## top
module top(
  input clk,
  input rst_n,
  input din_rx,
  output dout_tx_s1,
  output dout_tx_s2,
  output [31:0] addr_tx_s1,
  output [31:0] addr_tx_s2
    );
==> flow/config.mk <==
export PLATFORM = sky130hd
export DESIGN_NAME = top
export DESIGN_NICKNAME = top
export VERILOG_FILES = /design/flow/design.v
export SDC_FILE = /design/flow/constraint.sdc
export NUM_CORES = 4
export LEC_CHECK = 0
export CAP_MARGIN = 15
export CORE_MARGIN = 2
export CORE_UTILIZATION = 72
export CTS_CLUSTER_DIAMETER = 392
export GPL_TIMING_DRIVEN = 1
export HOLD_SLACK_MARGIN = -0.08
export MAX_ROUTING_LAYER = met4
export MIN_ROUTING_LAYER = met1
export SETUP_SLACK_MARGIN = -0.26
export SLEW_MARGIN = 20
==> flow/constraint.sdc <==
create_clock -name core_clock -period 2.5 [get_ports {clk}]
set_input_delay 0.5000 -clock core_clock [delete_from_list [all_inputs] [get_ports {clk}]]
set_output_delay 0.5000 -clock core_clock [all_outputs]
set_load 0.01 [all_outputs]
run.sh (not shown) runs the stock make flow with config.mk's settings and CLKGATE_MAP_FILE=.
The baseline finished but fails on negative setup slack.
Next try:
- CAP_MARGIN: 15 -> 20
- CTS_CLUSTER_DIAMETER: 392 -> 205
- CTS_CLUSTER_SIZE: unset -> 35
- GPL_TIMING_DRIVEN: 1 -> unset
- HOLD_SLACK_MARGIN: -0.08 -> unset
- MAX_ROUTING_LAYER: met4 -> unset
- MIN_ROUTING_LAYER: met1 -> unset
- SETUP_SLACK_MARGIN: -0.26 -> 1.31
- clock period: 2.5 -> 4.42 ns (I/O delays scaled with it)
=> The new run completed with no timing, DRC or antenna violations; count of clock-buffer cells in the layout came out lower by 49; power came out lower by 57%; worst hold slack gains 60 ps; core utilization came out lower by 6.3 points; final area came out lower by 7.3%; routed wire length came out lower by about 10%; clock skew stays flat; setup slack gains 1900 ps; global-route usage came out lower by 4.2 points.
Next try:
- ABC_AREA: unset -> 1
- CORE_UTILIZATION: 72 -> 60
- CTS_CLUSTER_DIAMETER: 205 -> unset
- CTS_CLUSTER_SIZE: 35 -> unset
- PLACE_DENSITY: unset -> 0.6
- SETUP_SLACK_MARGIN: 1.31 -> unset
- clock period: 4.42 -> 3.45 ns (I/O delays scaled with it)
What happened: Setup slack degrades by 1200 ps; power climbs by well over a third; critical path depth grows by 11; global-route usage decreases by 1.1 points; sequential cell count is unchanged; cell count grows by well over a third.
Next try:
- ABC_AREA: 1 -> unset
- CORE_UTILIZATION: 60 -> 64
- PLACE_DENSITY: 0.6 -> unset
- SETUP_SLACK_MARGIN: unset -> 0.76
- clock period: 3.45 -> 4.03 ns (I/O delays scaled with it)
Effect: The changed run finished clean; final area goes down by 7.2%; area after synthesis went down by 8.0%; die area went down by 14%; routed wire length fell by 16%; combinational power is lower by 48%; global-route usage decreases by 1.1 points; worst setup slack is better by 740 ps; sequential power drops by 15%.

Starting RTL as in the previous note.
make LEC_CHECK=0 ABC_AREA=1 CAP_MARGIN=20 CORE_MARGIN=2 CORE_UTILIZATION=72 CTS_CLUSTER_DIAMETER=363 CTS_CLUSTER_SIZE=15 PLACE_DENSITY_LB_ADDON=0.01 SETUP_SLACK_MARGIN=-0.21 SLEW_MARGIN=20 finish   # period 2.37 ns
The baseline finished but failed the layout checks on negative setup slack.
Rerun with:
- ABC_AREA: 1 -> not set
- CORE_ASPECT_RATIO: not set -> 0.72
- CTS_CLUSTER_DIAMETER: 363 -> 45
- CTS_CLUSTER_SIZE: 15 -> 72
- SETUP_SLACK_MARGIN: -0.21 -> 0.84
- clock period: 2.37 -> 3.2 ns (I/O delays scaled with it)
Result:
- The new run completed without violations
- design area shrinks by a little under a tenth
- wire length shrinks by roughly a tenth
- total power shrinks by about a fifth
Rerun with:
- CORE_ASPECT_RATIO: 0.72 -> not set
- clock period: 3.2 -> 3.26 ns (I/O delays scaled with it)
Effect: Via count falls by about 5.4%. Design area came out lower by 0.46%. Count of clock-buffer cells in the layout goes up by 4. Sequential share of layout area rises by 0.22 points. First-iteration DRC count fell by about 22%. Register-to-register slack improves by 0.13 ns. Power went down by about 0.8%.
Rerun with:
- ABC_AREA: not set -> 1
- CORE_UTILIZATION: 72 -> 70
- CTS_CLUSTER_DIAMETER: 45 -> 130
- CTS_CLUSTER_SIZE: 72 -> not set
- PLACE_DENSITY_LB_ADDON: 0.01 -> not set
- SETUP_SLACK_MARGIN: 0.84 -> not set
- clock period: 3.26 -> 2.27 ns (I/O delays scaled with it)
After rerunning: With this change the flow finished but fails on negative setup slack; synthesized area rose by a little under a tenth; clock power rose by well over a third; clock-buffer cell count rose by 13; sequential share of layout area fell by 5.3 points; design area rose by roughly a tenth; register-to-register slack is worse by 0.93 ns; utilization rose by 1.5 points; via count rose by a quarter to a third; hold slack is worse by 0.17 ns.
Rerun with:
- ABC_AREA: 1 -> not set
- CORE_UTILIZATION: 70 -> 40
- CTS_CLUSTER_DIAMETER: 130 -> not set
- PLACE_DENSITY: not set -> 0.6
- SETUP_SLACK_MARGIN: not set -> 0.34
- clock period: 2.27 -> 4.09 ns (I/O delays scaled with it)
With this change the flow completed without violations.
Final cell count is lower by about 18%.
Total power drops by 44%.
Global-route usage is lower by 17 points.
Clock skew decreases by 0.0089 ns.
Utilization drops by 39 points.
Synthesized area came out lower by 8.0%.
Fmax decreases by about 14%.
Setup slack is better by 1.3 ns.

== the baseline ==
top again, from the RTL that the note above started with.
clock: 4.03 ns
lec_check: 0
cap_margin: 20
core_margin: 2
core_utilization: 70
cts_cluster_size: 35
setup_slack_margin: 0.26
slew_margin: 20
Setup changes, the baseline to the candidate
- ABC_AREA: unset -> 1
- CORE_UTILIZATION: 70 -> 68
- PLACE_DENSITY: unset -> 0.6
- SETUP_SLACK_MARGIN: 0.26 -> unset
- CTS_CLUSTER_SIZE: 35 -> 98
- the clock period (ns, I/O delays scaled along): 4.03 -> 2.83
## What came out
Routability congestion estimate from global placement, the candidate vs the baseline: up by a few percent. Although the candidate finished all stages, its layout failed final checks on setup timing. Wire length on met2: the candidate vs the baseline up 4100 um. Against the baseline as the reference, the candidate delivers a higher area inside the core boundary. The candidate ends up with higher tightest slew margin relative to the limit than the baseline does. The mean area per synthesized cell reported for the candidate is smaller than that of the baseline by 20%. Changes observed in the candidate relative to the baseline: layout overhead on the synthesized area went up, cell-internal power went up, number of instances in the synthesized netlist went up.

## v20
Starting RTL as in the previous note.
clock: 2.37 ns
lec_check: 0
abc_area: 1
cap_margin: 20
core_margin: 2
core_utilization: 70
cts_cluster_diameter: 27
gpl_timing_driven: 1
hold_slack_margin: -0.1
max_routing_layer: met4
min_routing_layer: met1
place_density_lb_addon: 0.01
setup_slack_margin: 0.68
slew_margin: 20
For v20, the flow was terminated by a tool error in global routing (5_1_grt) and produced no final design.
Relative to v20, the following input files were edited for v18:
- a deleted GPL_TIMING_DRIVEN that had been 1
- a deleted HOLD_SLACK_MARGIN that had been -0.1
- a change of SETUP_SLACK_MARGIN from 0.68 to 0.84
- a deleted MIN_ROUTING_LAYER that had been met1
- a deleted ABC_AREA that had been 1
- a deleted MAX_ROUTING_LAYER that had been met4
- a change of CORE_UTILIZATION from 70 to 72
- a deleted CTS_CLUSTER_DIAMETER that had been 27
- a change of the clock period (ns, I/O delays scaled along) from 2.37 to 3.33
==> comparison <==
- v18 did not stop at any stage, and its layout met the timing, design-rule and antenna checks.
- Taking v20 as the reference, in v18 initial standard-cell utilization of the core +1.6 points, synthesized area -0.0016 mm^2, total die area -10%, number of rows created at floorplan -4.9%.
Edits applied to the flow inputs when going from v18 to v45:
- PLACE_DENSITY now 0.6, previously not set
- SETUP_SLACK_MARGIN no longer set, was 0.84
- CORE_UTILIZATION now 40, was 72
- PLACE_DENSITY_LB_ADDON no longer set, was 0.01
- the clock period (ns, I/O delays scaled along) now 4.09, was 3.33
--- outcome ---
v45 vs v18: cell count after placement up by more than 10%
| clock skew | v45 vs v18 | 0.010 ns higher |
v45 vs v18: post-route total power down by more than 10%
From v18 to v45 the numbers moved as follows: met3 wirelength from detailed routing lower; quantity of I/O buffers inserted on ports roughly the same; total number of vias decreased 1,147.
Of v45 and v18, v45 shows the higher clock buffer count in the final layout, with v18 below it.
The part of the total power dissipated in the clock network in v45 sits 3.1 points above the value recorded for v18.
Cell-internal power: v45 vs v18 down 1200 uW
v45 reports its master of the slowest instance on the critical path as o311a_1 while v18 reports or4b_4.
Taking v18 as the reference point, the post-layout period usage of the worst path of v45 falls by 7.8 points.
For v28, these inputs were changed with respect to v45:
- setting SETUP_SLACK_MARGIN to -0.21 for the first time
- setting PLACE_DENSITY_LB_ADDON to 0.01 for the first time
- removing PLACE_DENSITY (formerly 0.6)
- changing CORE_UTILIZATION from 40 to 72
- setting CTS_CLUSTER_SIZE to 15 for the first time
- changing the clock period (ns, I/O delays scaled along) from 4.09 to 2.7
[summary]
Status | v28 and v45 | clean except v28. v45 → v28: switching power total saw an increase; global-route usage saw an increase. When the final numbers for v28 and v45 were put side by side, the met2 usage in global routing turned out to be greater in v28. The lower worst setup slack of v28 and v45 is in v28. v28 vs v45, end point of the critical path: dut1.pwdata_m[23]$_SDFFE_PN0P_ vs dut1.paddr_m[17]$_SDFFE_PN0P_. Aggregate routed wire length: v28 and v45 compared, lower one is v45. The count of non-CTS buffers in the layout of v28 is higher than that of v45. Met3 layer usage reported by global route: higher on v28.

## lane 1
Starting RTL as in the previous note.
Settings: LEC_CHECK=0, ABC_AREA=1, CAP_MARGIN=20, CORE_MARGIN=2, CORE_UTILIZATION=70, CTS_CLUSTER_DIAMETER=360, GPL_TIMING_DRIVEN=1, HOLD_SLACK_MARGIN=-0.1, MAX_ROUTING_LAYER=met4, MIN_ROUTING_LAYER=met1, SLEW_MARGIN=20; clock period 2.37 ns.
In lane 1 the implementation ran to completion but is not tape-out ready, as the final checks report negative setup slack.
> inputs changed (lane 1 -> lane 2)
- setting SETUP_SLACK_MARGIN to -0.13 for the first time
- removing MAX_ROUTING_LAYER (formerly met4)
- changing CTS_CLUSTER_DIAMETER from 360 to 65
- removing MIN_ROUTING_LAYER (formerly met1)
- removing GPL_TIMING_DRIVEN (formerly 1)
- changing CAP_MARGIN from 20 to 10
- changing the clock period (ns, I/O delays scaled along) from 2.37 to 2.27
### Flow results
- Every stage of lane 2 finished as expected; the final checks, on the other hand, flagged negative setup slack, which means the layout fails.
- Compared with lane 1, overall power of the completed layout in lane 2 increased by a little under 10%.
- Lane 2 vs lane 1: wire length of the first global-routing pass up in lane 2
- Lane 2 does worse than lane 1 on hold slack.
- Looking at portion of total power attributed to the clock network, lane 2 sits 2.4 points higher than lane 1 does.
- Lane 1 -> lane 2: synthesized netlist cell count delta 0, exact match
- Note that the largest voltage drop on the vdd net recorded for lane 2 amounts to 0.811 times the value seen in lane 1.
- When the final numbers for lane 1 and lane 2 were put side by side, the power density over the cells turned out to be smaller in lane 1.
- The run with more routed wire is lane 2, not lane 1.
diff inputs: lane 2 => lane 3
- HOLD_SLACK_MARGIN: -0.1 -> unset
- CAP_MARGIN: 10 -> 20
- SETUP_SLACK_MARGIN: -0.13 -> unset
- PLACE_DENSITY: unset -> 0.6
- CORE_UTILIZATION: 70 -> 68
- ABC_AREA: 1 -> unset
- CORE_ASPECT_RATIO: unset -> 1.15
- CTS_CLUSTER_DIAMETER: 65 -> unset
- the clock period (ns, I/O delays scaled along): 2.27 -> 5.0
### Flow results
Across lane 2 and lane 3, a clean result was obtained everywhere but in lane 2.
Sort lane 3 and lane 2 by wire length of the first global-routing pass, ascending, and lane 3 comes first.
Taking lane 2 as the reference, in lane 3 critical path depth fell 9; cell count fell 26%.
Looking at main power-consuming group, the the clock network result is from lane 2; the sequential cells one comes from lane 3.

== P ==
top again, from the RTL that the note above started with.
Settings: LEC_CHECK=0, CAP_MARGIN=20, CORE_MARGIN=2, CORE_UTILIZATION=34, CTS_CLUSTER_DIAMETER=392, GPL_TIMING_DRIVEN=0, HOLD_SLACK_MARGIN=0.14, MAX_ROUTING_LAYER=met4, MIN_ROUTING_LAYER=met2, SETUP_SLACK_MARGIN=0.7, SLEW_MARGIN=20; clock period 2.35 ns.
[P] flow finished | final checks: failed | reasons: setup timing
diff inputs: P => R
- a change of CORE_UTILIZATION from 34 to 48
- a change of the clock period (ns, I/O delays scaled along) from 2.35 to 1.07
Notes after the runs:
P ran in full, but the layout does not pass; the checks complain about setup timing. Ran to the end and failed final checks on DRC, setup timing: R. [R vs P] clock insertion delay at the later pin of the skew report: lower in R. Comparing P and R, inserted tap cell count is higher on P. Compared with P, in R via count climbed about 5%; register fraction of the total cell area shows a reduction of 6.2 points; routed wire length increased by 14% relative to the old numbers; estimated wirelength of the detail-placed design rose 750 um; proportion of total power due to net switching shows a reduction of 0.47 points. The part of the power in the clock network in R was higher than what P gave. Summary — final-layout non-clock buffer area share, R relative to P: higher, by 8.6 points. R: sum of internal, switching and leakage power 130% above P. Comparing P and R, the lower maximum VDD drop is on P.

run A:
top again, from the RTL that the note above started with.
Settings: LEC_CHECK=0, ABC_AREA=1, CAP_MARGIN=10, CORE_MARGIN=2, CORE_UTILIZATION=70, CTS_CLUSTER_DIAMETER=63, HOLD_SLACK_MARGIN=-0.08, SETUP_SLACK_MARGIN=-0.13, SLEW_MARGIN=20; clock period 2.27 ns.
The final report for run A shows a completed flow and a layout that fails verification, specifically negative setup slack.
Input changes introduced in run B (baseline for comparison: run A):
Settings: changing CAP_MARGIN from 10 to 20; removing SETUP_SLACK_MARGIN (formerly -0.13); removing CTS_CLUSTER_DIAMETER (formerly 63); changing CORE_UTILIZATION from 70 to 68; removing ABC_AREA (formerly 1); setting PLACE_DENSITY to 0.6 for the first time; removing HOLD_SLACK_MARGIN (formerly -0.08); changing the clock period (ns, I/O delays scaled along) from 2.27 to 3.42.
Results
- Run B finished all stages; the layout is clean.
- Taking run A as the reference point, the share of power burned in combinational logic of run B falls by 1.0 points.
- Detailed-routed wire length on met2: run A and run B compared, lower one is run B
- Worst setup slack improves in run B relative to run A.
- Slowest cell on the critical path = dfxtp_1: run A; slowest cell on the critical path = nor4_1: run B
#### Input delta (run C over run B)
Settings: a change of CORE_UTILIZATION from 68 to 22; a change of the clock period (ns, I/O delays scaled along) from 3.42 to 4.09.
--- outcome ---
Run C against run B: number of clock buffer instances in the layout -1; net count after synthesis barely changed; multi-input combinational cell count neither gained nor lost much; setup slack increased by 370 ps relative to the old numbers; tightest hold margin now sits lower. Total power of run C is lower than that of run B. Compared with run B, total length of routed met2 wires in run C decreased by a few percent.

## amber
Starting RTL as in the previous note.
Design top, start of the top module:
module top(
  input clk,
  input rst_n,
  input din_rx,
  output dout_tx_s1,
  output dout_tx_s2,
  output [31:0] addr_tx_s1,
  output [31:0] addr_tx_s2
    );
  wire [7:0] dout_rx;
  wire valid_rx;
  wire [1:0] sel;
  wire [31:0] data;
  wire [31:0] addr_rx;
  wire en;
  wire valid_master;
  wire penable;
  wire pwrite_slave;
  wire pready_fsm;
  wire [1:0] psel_slave;
  wire pready_master;
  wire valid_slave;
  wire [31:0] addr_slave;
  wire test_valid;
  wire [31:0] din_tx;
  wire [31:0] data_fsm1;
  wire [31:0] data_fsm2;
  wire valid_fsm_s1;
  wire valid_fsm_s2;
  wire valid_tx;
  wire [7:0] data_tx;
  wire dout_tx_in;
  wire done;
  wire [31:0] addr_fsm1;
  wire [31:0] addr_fsm2;
  wire tx_busy;
  wire [65:0] psel_slave1;
  wire [65:0] psel_slave2;
  wire valid_tx2;
  wire [7:0] data_tx2;
  wire done2;
  wire tx_busy2;
  wire pready_fsm2;
  wire pready_fsm1;
  wire pready_fsm_mas;
  receiver dut0(
  .clk(clk),
  .rst_n(rst_n),
  .din(din_rx),
  .dout(dout_rx),
  .valid(valid_rx)
  );
  connection_receiver_master dut1(
  .clk(clk),
  .rst_n(rst_n),
  .valid_tx(valid_rx),
  .dout(dout_rx),
  .pselx_m(sel),
  .pwdata_m(data),
  .paddr_m(addr_rx),
  .pwrite_m(en),
  .pready(pready_fsm_mas),
  .valid(valid_master)
  );
  apb_master dut2(
  .pclk(clk),
  .prst_n(rst_n),
  .pwrite_m(en),
  .pwdata_m(data),
  .paddr_m(addr_rx),
  .pselx_m(sel),
  .pready(pready_fsm_mas),
  .valid(valid_master),
  .pwrite_s(pwrite_slave),
  .pselx_s(psel_slave),
  .penable(penable),
  .paddr_s(addr_slave),
  .pwdata_s(din_tx)
  );
  demux_slave dut3(
  .clk(clk),
  .sel(psel_slave),
  .data(din_tx),
  .addr(addr_slave),
  .psel_s1(psel_slave1),
  .psel_s2(psel_slave2)
  );
  mux_pready dut4(
  .clk(clk),
  .rst_n(rst_n),
  .sel(psel_slave),
  .pready(pready_fsm_mas),
  ...
make LEC_CHECK=0 CAP_MARGIN=20 CORE_MARGIN=2 CORE_UTILIZATION=44 CTS_CLUSTER_DIAMETER=392 GPL_TIMING_DRIVEN=1 HOLD_SLACK_MARGIN=0.14 MAX_ROUTING_LAYER=met4 MIN_ROUTING_LAYER=met2 SETUP_SLACK_MARGIN=0.27 SLEW_MARGIN=20 finish   # period 0.93 ns
No crash in amber: every stage finished, but the layout fails its final checks due to negative setup slack.
> inputs changed (amber -> willow)
Settings: clearing SETUP_SLACK_MARGIN, which used to be 0.27; swapping 44 for 68 in CORE_UTILIZATION; putting ABC_AREA at 1 where nothing was set; swapping met2 for met1 in MIN_ROUTING_LAYER; swapping 0.93 for 2.37 in the clock period (ns, I/O delays scaled along).
Notes after the runs:
Critical path depth, willow and amber: smaller value in amber
STATUS first-pass GRT wire length: willow loses against amber
Post-route worst setup slack in willow is 1440 ps above amber.
To summarise willow: no stage aborted, but the layout did not pass its checks, failing on negative setup slack.
amber → willow: height of the chip lost 16%, area growth from synthesis to final layout fell by 39 points.
Area fraction in full adders, half adders and majority gates down 0.19 points in willow wrt amber
willow vs amber — clock-buffer cell count dropped 14%.
In the flow results for willow and amber, the global-route track usage on met3 is larger on amber.
The largest stage delay on the critical path of willow falls short of that of amber by 180 ps.
met1 demand-to-capacity share in global routing on willow is up relative to amber.
Compared with amber, willow shows a lower chip area.
--- input diff willow..ember ---
Settings: putting SETUP_SLACK_MARGIN at -0.08 where nothing was set; swapping 68 for 54 in CORE_UTILIZATION; clearing ABC_AREA, which used to be 1; swapping met1 for met2 in MIN_ROUTING_LAYER; swapping 2.37 for 1.07 in the clock period (ns, I/O delays scaled along).
==> comparison <==
- ember -> stages 100% | layout checks FAIL | negative setup slack
- ember ends up with lower sequential power share than willow does.
- On final standard cell count with taps included and fillers excluded: between willow and ember, it ends up higher for willow.
- Between willow and ember, required time of the worst setup path is lower for ember, willow comes in above that.
- Diff willow and ember: worst slew slack as a fraction of its limit lower in willow
- Going from willow to ember, vias per cell shows an increase of 32%, total detailed-routing wirelength now sits higher, number of instances in the synthesized netlist dropped 697.
Power and IR drop assume default switching activity.
